## uSFFT
module uSFFT #(
    parameter BITWIDTH = 8,
    parameter BINPUT = 2
) (
    input wire iClk,
    input wire iRstN,
    input wire loadW,
    input wire iClr,
    input wire iAReal0,
    input wire iAImg0,
    input wire iAReal1,
    input wire iAImg1,
    input wire iBReal0,
    input wire iBImg0,
    input wire iBReal1,
    input wire iBImg1,
    input wire [BITWIDTH-1:0] iwReal,
    input wire [BITWIDTH-1:0] iwImg,
    output wire oCReal0,
    output wire oCImg0,
    output wire oCReal1,
    output wire oCImg1,
    output wire oDReal0,
    output wire oDImg0,
    output wire oDReal1,
    output wire oDImg1
);
==> flow/config.mk <==
export PLATFORM = sky130hd
export DESIGN_NAME = uSFFT
export DESIGN_NICKNAME = uSFFT
export VERILOG_FILES = /design/flow/design.v
export SDC_FILE = /design/flow/constraint.sdc
export NUM_CORES = 4
export LEC_CHECK = 0
export ABC_AREA = 1
export CAP_MARGIN = 5
export CELL_PAD_IN_SITES_DETAIL_PLACEMENT = 0
export CORE_MARGIN = 2
export CORE_UTILIZATION = 72
export CTS_CLUSTER_SIZE = 44
export GPL_ROUTABILITY_DRIVEN = 0
export SETUP_SLACK_MARGIN = -0.12
export SLEW_MARGIN = 20
export TNS_END_PERCENT = 90
==> flow/constraint.sdc <==
create_clock -name core_clock -period 1.68 [get_ports {iClk}]
set_input_delay 0.3360 -clock core_clock [delete_from_list [all_inputs] [get_ports {iClk}]]
set_output_delay 0.3360 -clock core_clock [all_outputs]
set_load 0.01 [all_outputs]
run.sh (not shown) runs the stock make flow with config.mk's settings and CLKGATE_MAP_FILE=.
The starting point produced a layout that fails on setup timing.
==> next run, changes <==
Settings changed: CORE_ASPECT_RATIO from default to 0.94, CTS_CLUSTER_DIAMETER from default to 77, CTS_CLUSTER_SIZE 44 to 72, SETUP_SLACK_MARGIN -0.12 to -0.17.
- The new run completed, yet does not pass: setup timing
- maximum frequency rose by 2.6%
- total power fell by 13%
- worst setup slack improved by 0.057 ns
- register-to-register slack improved by 0.06 ns
- design area fell by 2.8%
- via count fell by about 3.5%
- global-route usage fell by 1.3 points
==> next run, changes <==
Settings changed: CAP_MARGIN 5 to 20, CELL_PAD_IN_SITES_DETAIL_PLACEMENT 0 to default, CORE_ASPECT_RATIO 0.94 to default, CTS_CLUSTER_DIAMETER 77 to default, CTS_CLUSTER_SIZE 72 to 98, GPL_ROUTABILITY_DRIVEN 0 to default, SETUP_SLACK_MARGIN -0.17 to -0.16, TNS_END_PERCENT 90 to default.
Effect: The changed run ran to the end with violations: setup timing; cell count came out higher by 0.60%; via count came out higher by about 4%; maximum frequency came out lower by 0.77%; sequential share of layout area came out lower by 1.2 points; register-to-register slack is worse by 0.02 ns.

========
== run 1 ==
uSFFT again, from the RTL that the note above started with.
export LEC_CHECK = 0
export ABC_AREA = 1
export CAP_MARGIN = 35
export CELL_PAD_IN_SITES_DETAIL_PLACEMENT = 1
export CORE_ASPECT_RATIO = 1.12
export CORE_MARGIN = 10
export CORE_UTILIZATION = 54
export CTS_CLUSTER_DIAMETER = 54
export CTS_CLUSTER_SIZE = 96
export GPL_ROUTABILITY_DRIVEN = 0
export GPL_TIMING_DRIVEN = 0
export MAX_ROUTING_LAYER = met4
export PLACE_DENSITY = 0.57
export SETUP_SLACK_MARGIN = -0.12
export SLEW_MARGIN = 20
export TNS_END_PERCENT = 90
create_clock -name core_clock -period 4.18 [get_ports {iClk}]
Run 1 ran to completion and came out clean on the timing, DRC and antenna checks.
The following lists how run 2 was set up differently from run 1:
Settings: clearing GPL_TIMING_DRIVEN, which used to be 0; clearing CTS_CLUSTER_DIAMETER, which used to be 54; clearing GPL_ROUTABILITY_DRIVEN, which used to be 0; swapping 54 for 61 in CORE_UTILIZATION; clearing TNS_END_PERCENT, which used to be 90; swapping 35 for 20 in CAP_MARGIN; swapping 10 for 2 in CORE_MARGIN; clearing PLACE_DENSITY, which used to be 0.57; clearing ABC_AREA, which used to be 1; clearing CELL_PAD_IN_SITES_DETAIL_PLACEMENT, which used to be 1; clearing MAX_ROUTING_LAYER, which used to be met4; clearing CORE_ASPECT_RATIO, which used to be 1.12; swapping -0.12 for 0.8 in SETUP_SLACK_MARGIN; clearing CTS_CLUSTER_SIZE, which used to be 96; swapping 4.18 for 2.95 in the clock period (ns, I/O delays scaled along).
### Flow results
Re sequential share of layout area: run 2 is 0.66 points up on run 1.
Minimum setup slack after placement is lower on run 2
Compared to run 1, run 2 has combined area of all synthesized cells about 4.3% lower.
Higher share of power burned in the clock network goes to run 2 over run 1.
Peak per-stage delay on the critical path delta for run 2 relative to run 1: 50 ps lower
Of the two values seen for kind of critical path, reg -> reg was produced by run 2 and in -> reg by run 1.
[inputs] run 3 vs run 2
Settings: swapping 61 for 72 in CORE_UTILIZATION; clearing SETUP_SLACK_MARGIN, which used to be 0.8; swapping 2.95 for 3.24 in the clock period (ns, I/O delays scaled along).
==> results <==
Run 3: all stages done; final checks FAILED (negative hold slack).
Comparing run 3 and run 2, largest fanout on the critical path is lower on run 2.
In the flow results for run 3 and run 2, the sequential power is smaller on run 3.
In the reports for run 3 and run 2, the larger final cycle utilization of the critical path belongs to run 3.
Die height in run 3 is 7.8% below run 2.
Relative to run 2, global-route wire length before repair has decreased by about 0.4% in run 3.
Sort run 3 and run 2 by insertion delay to the later sink of the worst-skew pair, descending, and run 3 comes first.
Looking only at global routing met3 resource utilization, and setting everything else aside, the lower value of run 3 and run 2 goes to run 2.
[compare] base=run 2 new=run 3: routed wire length went down 2.2%, number of max-capacitance violations reported held, number of buffers added by the clock tree synthesis step went down.
Slowest cell on the critical path: fa_2 -> run 2, dfrtp_1 -> run 3
### run 3 -> run 4
Settings: CORE_UTILIZATION now 40, was 72; the clock period (ns, I/O delays scaled along) now 3.03, was 3.24.
==> results <==
- Run 4 finished all stages; the layout is clean.
- Delta (run 4 minus run 3): clock-cell share of area now sits higher, routed length on met3 shows a reduction of about 40%.
- [compare] base=run 3 new=run 4: share of total power in the clock network now sits higher; worst slack at placement now sits higher; power now sits higher; final critical path time including I/O delays and setup now sits lower.
- Looking at destination of the critical timing path, the u_uButterfly_out24.u_uSADD_imgeq.acc[0]$_DFF_PN0_ result is from run 4; the u_uButterfly_in1.u_uSSUB_realeq.acc[0]$_DFF_PN0_ one comes from run 3.
- Min worst setup slack after layout across run 3 and run 4: run 3
#### Input delta (run 5 over run 4)
Settings: CORE_UTILIZATION now 57, was 40.
- Of run 5 and run 4, the lower wire length belongs to run 4.
- Going from run 4 to run 5, final RePlAce weighted congestion grew by a few percent.
- Fmax: run 5 > run 4
- Looking at hold slack, run 5 sits 380 ps below run 4.
- Status: sequential group share of total power parity (run 5, run 4)
- Run 4 has a lower sequential share of layout area than run 5.
- On number of placed instances, taps included, the lower figure sits with run 5, not run 4.
- Between run 4 and run 5, area of placed instances decreased.
- Measured against run 4, the layout buffer count excluding clock buffers of run 5 comes out at 1.11 times the reference value.
- The standard cells in run 5 occupy less silicon area than those in run 4 do.
The inputs of run 6 differ from those of run 5 as listed below.
Settings: changing CORE_UTILIZATION from 57 to 63; setting CTS_CLUSTER_SIZE to 97 for the first time; changing the clock period (ns, I/O delays scaled along) from 3.03 to 2.45.
### Flow results
To summarise run 6: no stage aborted, but the layout did not pass its checks, failing on negative setup slack.
Run 5: flow completed, timing, DRC and antenna clean
Tally of filler cells in the layout: run 6 vs run 5 down about 22%
Per the comparison of run 6 with run 5, area growth from synthesis to layout picked up an extra 3.9 points; combined buffer and inverter count along the critical path lost 2; total power picked up an extra 29%; final instance area picked up an extra 3.5%; count of plain and timing-repair buffers picked up an extra about 50%.
Compared with run 5, run 6 shows a setup slack that is 460 ps lower.
Comparing run 5 and run 6, leakage power is lower on run 5.
In run 6 the overall fraction of global-route tracks in use turned out 3.4 points higher than in run 5.
Summary — routed wire length, run 6 relative to run 5: higher, by 3.6%.
No activity file was given, so power comes from the tool's default toggle rates.
